== run 1 ==
## reuleaux
module reuleaux(input logic clk, input logic rst_n, input logic [2:0] colour,
                input logic [7:0] centre_x, input logic [6:0] centre_y, input logic [7:0] diameter,
                input logic start, output logic done,
                output logic [7:0] vga_x, output logic [6:0] vga_y,
                output logic [2:0] vga_colour, output logic vga_plot);
clock: 25.4 ns
lec_check: 0
abc_area: 1
cap_margin: 20
core_aspect_ratio: 0.92
core_margin: 8
core_utilization: 72
cts_cluster_diameter: 50
cts_cluster_size: 64
max_routing_layer: met4
place_density_lb_addon: 0.02
setup_slack_margin: 5.0
slew_margin: 20
run.sh (not shown) runs the stock make flow with config.mk's settings and CLKGATE_MAP_FILE=.
Run 1 did not run to completion, as it errored out during 5_1_grt.
What run 2 does differently from run 1 at the input level:
==> flow/config.mk <==
export PLATFORM = sky130hd
export DESIGN_NAME = reuleaux
export DESIGN_NICKNAME = reuleaux
export VERILOG_FILES = /design/flow/design.v
export SDC_FILE = /design/flow/constraint.sdc
export NUM_CORES = 4
export LEC_CHECK = 0
export CAP_MARGIN = 20
export CORE_MARGIN = 2
export CORE_UTILIZATION = 61
export SETUP_SLACK_MARGIN = 5.0
export SLEW_MARGIN = 20
==> flow/constraint.sdc <==
create_clock -name core_clock -period 20.3 [get_ports {clk}]
set_input_delay 4.0600 -clock core_clock [delete_from_list [all_inputs] [get_ports {clk}]]
set_output_delay 4.0600 -clock core_clock [all_outputs]
set_load 0.01 [all_outputs]
Findings:
Finished, but not clean: run 2, with negative setup slack.
Run 1 is listed as incomplete: the tool reported an error in 5_1_grt and the run ended there.
Taking run 1 as the reference, in run 2 area of the placeable core rose by about 14%; post-synthesis xor/xnor area fraction rose by 6.1 points; pre-CTS worst setup slack fell by 5.36 ns; total cell area reported by yosys after synthesis fell by 1000 um^2.
Compound-cell area share of the yosys netlist sits higher in run 2 than in run 1.
AND-OR/OR-AND gates as the main logic family after synthesis was reported by run 2, and simple AND/OR/NAND/NOR gates by run 1.
Here is what was changed in the inputs of run 3 compared with run 2.
diff --git a/flow/config.mk b/flow/config.mk
--- a/flow/config.mk
+++ b/flow/config.mk
@@ -7,6 +7,6 @@
 export LEC_CHECK = 0
+export ABC_AREA = 1
 export CAP_MARGIN = 20
 export CORE_MARGIN = 2
-export CORE_UTILIZATION = 61
-export SETUP_SLACK_MARGIN = 5.0
+export CORE_UTILIZATION = 72
 export SLEW_MARGIN = 20
==> flow/constraint.sdc <==
create_clock -name core_clock -period 35.2 [get_ports {clk}]
set_input_delay 7.0400 -clock core_clock [delete_from_list [all_inputs] [get_ports {clk}]]
set_output_delay 7.0400 -clock core_clock [all_outputs]
set_load 0.01 [all_outputs]
--- outcome ---
Having completed the whole flow, run 3 delivered a layout that passed the timing, DRC and antenna checks. Lower core box area goes to run 3 over run 2. Diff run 2 -> run 3: growth of design area from synthesis to finish has decreased; setup slack of the critical path after layout has increased; die outline height has decreased.
Edits applied to the flow inputs when going from run 3 to run 4:
diff --git a/flow/config.mk b/flow/config.mk
--- a/flow/config.mk
+++ b/flow/config.mk
@@ -7,6 +7,6 @@
 export LEC_CHECK = 0
-export ABC_AREA = 1
 export CAP_MARGIN = 20
 export CORE_MARGIN = 2
-export CORE_UTILIZATION = 72
+export CORE_UTILIZATION = 66
+export SETUP_SLACK_MARGIN = -0.53
 export SLEW_MARGIN = 20
==> flow/constraint.sdc <==
create_clock -name core_clock -period 24.4 [get_ports {clk}]
set_input_delay 4.8800 -clock core_clock [delete_from_list [all_inputs] [get_ports {clk}]]
set_output_delay 4.8800 -clock core_clock [all_outputs]
set_load 0.01 [all_outputs]
--- outcome ---
Status run 4: flow complete, layout not clean - negative setup slack. Measured against each other, run 4 and run 3 differ in synthesized chip area reported by yosys, the higher figure coming from run 3. Compared with run 3, number of signal-net inverters in the final layout in run 4 decreased by more than half. Run 4 vs. run 3: maximum number of pins on one net before global-route repair went up about 60%, design area grew by about 20%, post-synthesis instance area went down, number of primary I/O pins stayed essentially flat.

Starting RTL as in the previous note.
Settings: LEC_CHECK=0, ABC_AREA=1, CAP_MARGIN=15, CELL_PAD_IN_SITES_DETAIL_PLACEMENT=1, CORE_ASPECT_RATIO=0.51, CORE_MARGIN=6, CORE_UTILIZATION=64, CTS_CLUSTER_DIAMETER=123, CTS_CLUSTER_SIZE=59, MAX_ROUTING_LAYER=met4, SLEW_MARGIN=10; clock period 42.7 ns.
The first run ended with an error in detailed placement (3_5_place_dp) (DPL-0033).
Edit:
--- a/flow/config.mk
+++ b/flow/config.mk
@@ -15,3 +15,5 @@
 export CTS_CLUSTER_SIZE = 59
+export HOLD_SLACK_MARGIN = 0.19
 export MAX_ROUTING_LAYER = met4
-export SLEW_MARGIN = 10
+export PLACE_DENSITY_LB_ADDON = 0.27
+export SLEW_MARGIN = 5
Effect: The new run did not get past detailed placement (3_5_place_dp) on DPL-0033; synthesized cell count stays the same; area after synthesis does not change; die area does not change.
Edit:
==> flow/config.mk (replaced) <==
export PLATFORM = sky130hd
export DESIGN_NAME = reuleaux
export DESIGN_NICKNAME = reuleaux
export VERILOG_FILES = /design/flow/design.v
export SDC_FILE = /design/flow/constraint.sdc
export NUM_CORES = 4
export LEC_CHECK = 0
export CAP_MARGIN = 20
export CORE_MARGIN = 2
export CORE_UTILIZATION = 40
export SLEW_MARGIN = 20
==> flow/constraint.sdc (replaced) <==
create_clock -name core_clock -period 34.0 [get_ports {clk}]
set_input_delay 6.8000 -clock core_clock [delete_from_list [all_inputs] [get_ports {clk}]]
set_output_delay 6.8000 -clock core_clock [all_outputs]
set_load 0.01 [all_outputs]
The changed run ran to the end with no violations; synthesized cell count fell by 21%; die area grows by 43%; area after synthesis shrinks by 3.2%.

Starting RTL as in the previous note.
clock: 18.5 ns
lec_check: 0
cap_margin: 20
core_margin: 2
core_utilization: 69
cts_cluster_diameter: 391
cts_cluster_size: 98
setup_slack_margin: -1.85
slew_margin: 20
The first run finished with negative setup slack left.
Edit:
ABC_AREA = 1   (was default)
CORE_UTILIZATION = 72   (was 69)
CTS_CLUSTER_DIAMETER = 341   (was 391)
CTS_CLUSTER_SIZE = default   (was 98)
PLACE_DENSITY_LB_ADDON = 0.2   (was default)
SETUP_SLACK_MARGIN = 5.0   (was -1.85)
TNS_END_PERCENT = 5   (was default)
Effect:
- The changed run did not get past 5_1_grt with GRT-0116
- synthesized area came out higher by 3.3%
- die size is lower by 0.96%
- synthesized cell count is higher by 27%

== job 3056 ==
Starting RTL as in the previous note.
make LEC_CHECK=0 ABC_AREA=1 CAP_MARGIN=20 CELL_PAD_IN_SITES_GLOBAL_PLACEMENT=1 CORE_ASPECT_RATIO=1.39 CORE_MARGIN=2 CORE_UTILIZATION=40 CTS_CLUSTER_DIAMETER=327 GPL_ROUTABILITY_DRIVEN=0 SLEW_MARGIN=20 finish   # period 34.0 ns
Job 3056: done, clean on timing, DRC and antenna
Changes in job 8191 relative to job 3056:
- CTS_CLUSTER_SIZE newly set to 99
- TNS_END_PERCENT newly set to 5
- CORE_ASPECT_RATIO removed (was 1.39)
- CORE_MARGIN changed from 2 to 10
- SETUP_SLACK_MARGIN newly set to -0.55
- CORE_UTILIZATION changed from 40 to 54
- CTS_CLUSTER_DIAMETER changed from 327 to 313
- CELL_PAD_IN_SITES_GLOBAL_PLACEMENT removed (was 1)
- GPL_ROUTABILITY_DRIVEN removed (was 0)
- Against job 3056, count of fill cells added during filler insertion in job 8191 fell by more than a quarter.
- Summary of job 8191 over job 3056: final instance area down 2.1%; cell count dropped 307; routed wire length now smaller.
- Post-DP HPWL: higher on job 3056
- Job 8191 vs job 3056: slew at the pin closest to its max-slew limit up
- The run showing the greater number of antenna violations at the first check in global routing is job 3056.
- Looking at highest metal layer used by the detailed router, the met4 result is from job 8191; the met5 one comes from job 3056.
- Job 3056 has a lower via count than job 8191.
- Job 8191 finished every step from synthesis to the final layout, and the layout passed the timing, DRC and antenna checks.
- Via count of the first global-routing pass (job 8191 vs. job 3056) decreases by a few percent
diff inputs: job 8191 => job 9402
- an added CELL_PAD_IN_SITES_DETAIL_PLACEMENT of 1
- an added PLACE_DENSITY_LB_ADDON of 0.11
- a change of CORE_MARGIN from 10 to 2
- an added GPL_ROUTABILITY_DRIVEN of 1
- an added MIN_ROUTING_LAYER of met2
- an added CORE_ASPECT_RATIO of 1.52
- a deleted SETUP_SLACK_MARGIN that had been -0.55
- a change of CTS_CLUSTER_DIAMETER from 313 to 158
- a deleted TNS_END_PERCENT that had been 5
- a deleted CTS_CLUSTER_SIZE that had been 99
- a change of CORE_UTILIZATION from 54 to 51
- an added CELL_PAD_IN_SITES_GLOBAL_PLACEMENT of 2
- a change of CAP_MARGIN from 20 to 0
Notes after the runs:
Run status, job 9402: aborted in 3_1_place_gp_skip_io, error FLW-0024
Height of the die ended up about 19% higher on job 9402 than on job 8191.
Area of the placeable core delta for job 9402 relative to job 8191: 3500 um^2 higher
Diff job 8191 -> job 9402 | chip width | down by more than 10%
Job 8191 → job 9402: post-synthesis share of cell area spent on and, or, nand and nor gates essentially unchanged, cell area after technology mapping essentially unchanged, die outline area decreased 6.8%, number of core rows increased 24.
Inputs modified between job 9402 and job 2645:
- CAP_MARGIN changed from 0 to 20
- SETUP_SLACK_MARGIN newly set to -0.55
- CELL_PAD_IN_SITES_DETAIL_PLACEMENT removed (was 1)
- CORE_UTILIZATION changed from 51 to 40
- MIN_ROUTING_LAYER removed (was met2)
- GPL_ROUTABILITY_DRIVEN removed (was 1)
- PLACE_DENSITY_LB_ADDON removed (was 0.11)
- CTS_CLUSTER_DIAMETER changed from 158 to 324
- CELL_PAD_IN_SITES_GLOBAL_PLACEMENT removed (was 2)
- CTS_CLUSTER_SIZE newly set to 99
- TNS_END_PERCENT newly set to 5
- CORE_ASPECT_RATIO removed (was 1.52)
- ABC_AREA changed from 1 to 0
- CORE_MARGIN changed from 2 to 10
Notes after the runs:
Job 2645 | stages: all done | timing, DRC, antenna: all pass. On job 2645: fraction of synthesized cell area in xor and xnor cells is 6.1 points higher than what job 9402 gave. Job 2645 against job 9402; vertical extent of the die is down by a few percent. Summary — total standard cell area after synthesis, job 2645 relative to job 9402: lower, by 1000 um^2. | net count entering floorplan | higher: job 9402 |. Area fraction in mux cells (higher): job 2645. The final reports for job 2645 and job 9402 show fraction of the yosys area taken by sequential cells higher in the former. Job 2645 vs. job 9402: total number of placement rows lost 11, compound-cell area share of the yosys netlist picked up an extra 11 points, die footprint picked up an extra about 37%, total cell area reported by yosys after synthesis lost about 3.2%, initial core utilization lost 11 points.
> inputs changed (job 2645 -> job 2496)
- clearing CTS_CLUSTER_DIAMETER, which used to be 324
- putting MAX_ROUTING_LAYER at met4 where nothing was set
- putting HOLD_SLACK_MARGIN at 0.07 where nothing was set
- clearing TNS_END_PERCENT, which used to be 5
- clearing ABC_AREA, which used to be 0
- clearing CTS_CLUSTER_SIZE, which used to be 99
- putting CELL_PAD_IN_SITES_DETAIL_PLACEMENT at 1 where nothing was set
- clearing SETUP_SLACK_MARGIN, which used to be -0.55
- swapping 10 for 2 in CORE_MARGIN
Findings:
- Of the two values seen for end of the critical path, vga_x[3] was produced by job 2496 and vga_y[0] by job 2645.
- Summary: with job 2645 as the reference, sum of routed wire segments on met1 in job 2496 moved up by a few percent.
- Going from job 2645 to job 2496, the via-per-instance ratio was found to have gone up by about 3%.
- Of the two values seen for uppermost layer routed, met4 was produced by job 2496 and met5 by job 2645.
- Job 2496 vs job 2645 — wire length of the first global-routing pass rose 9.3%.
- From job 2645 to job 2496 the numbers moved as follows: total wire length rose by about 9%, core utilization rose by 0.51 points, post-route standard cell area excluding fillers rose by about 1.2%, worst hold slack rose by 0.0048 ns.
- When job 2496 is measured against job 2645, its final worst setup slack turns out 0.35 ns higher.
Input changes introduced in job 2476 (baseline for comparison: job 2496):
- SETUP_SLACK_MARGIN newly set to -0.45
- ABC_AREA newly set to 1
- GPL_ROUTABILITY_DRIVEN newly set to 0
- CORE_MARGIN changed from 2 to 9
- CORE_UTILIZATION changed from 40 to 47
- CELL_PAD_IN_SITES_DETAIL_PLACEMENT changed from 1 to 2
Notes after the runs:
Job 2476: DPL-0033 in 3_5_place_dp -> run aborted. Taking job 2496 as 1.0, job 2476 lands at 1.3 on instance tally after logic synthesis. Re horizontal die dimension: job 2496 and job 2476 aren't equal, and the lower value belongs to job 2476. Adder and majority gate portion of the synthesized area (higher): job 2496. Delta (job 2476 minus job 2496): simple-gate share of the synthesized area went up by 15 points, die area down 2.2%. Number of rows created at floorplan for job 2476 is lower than for job 2496.
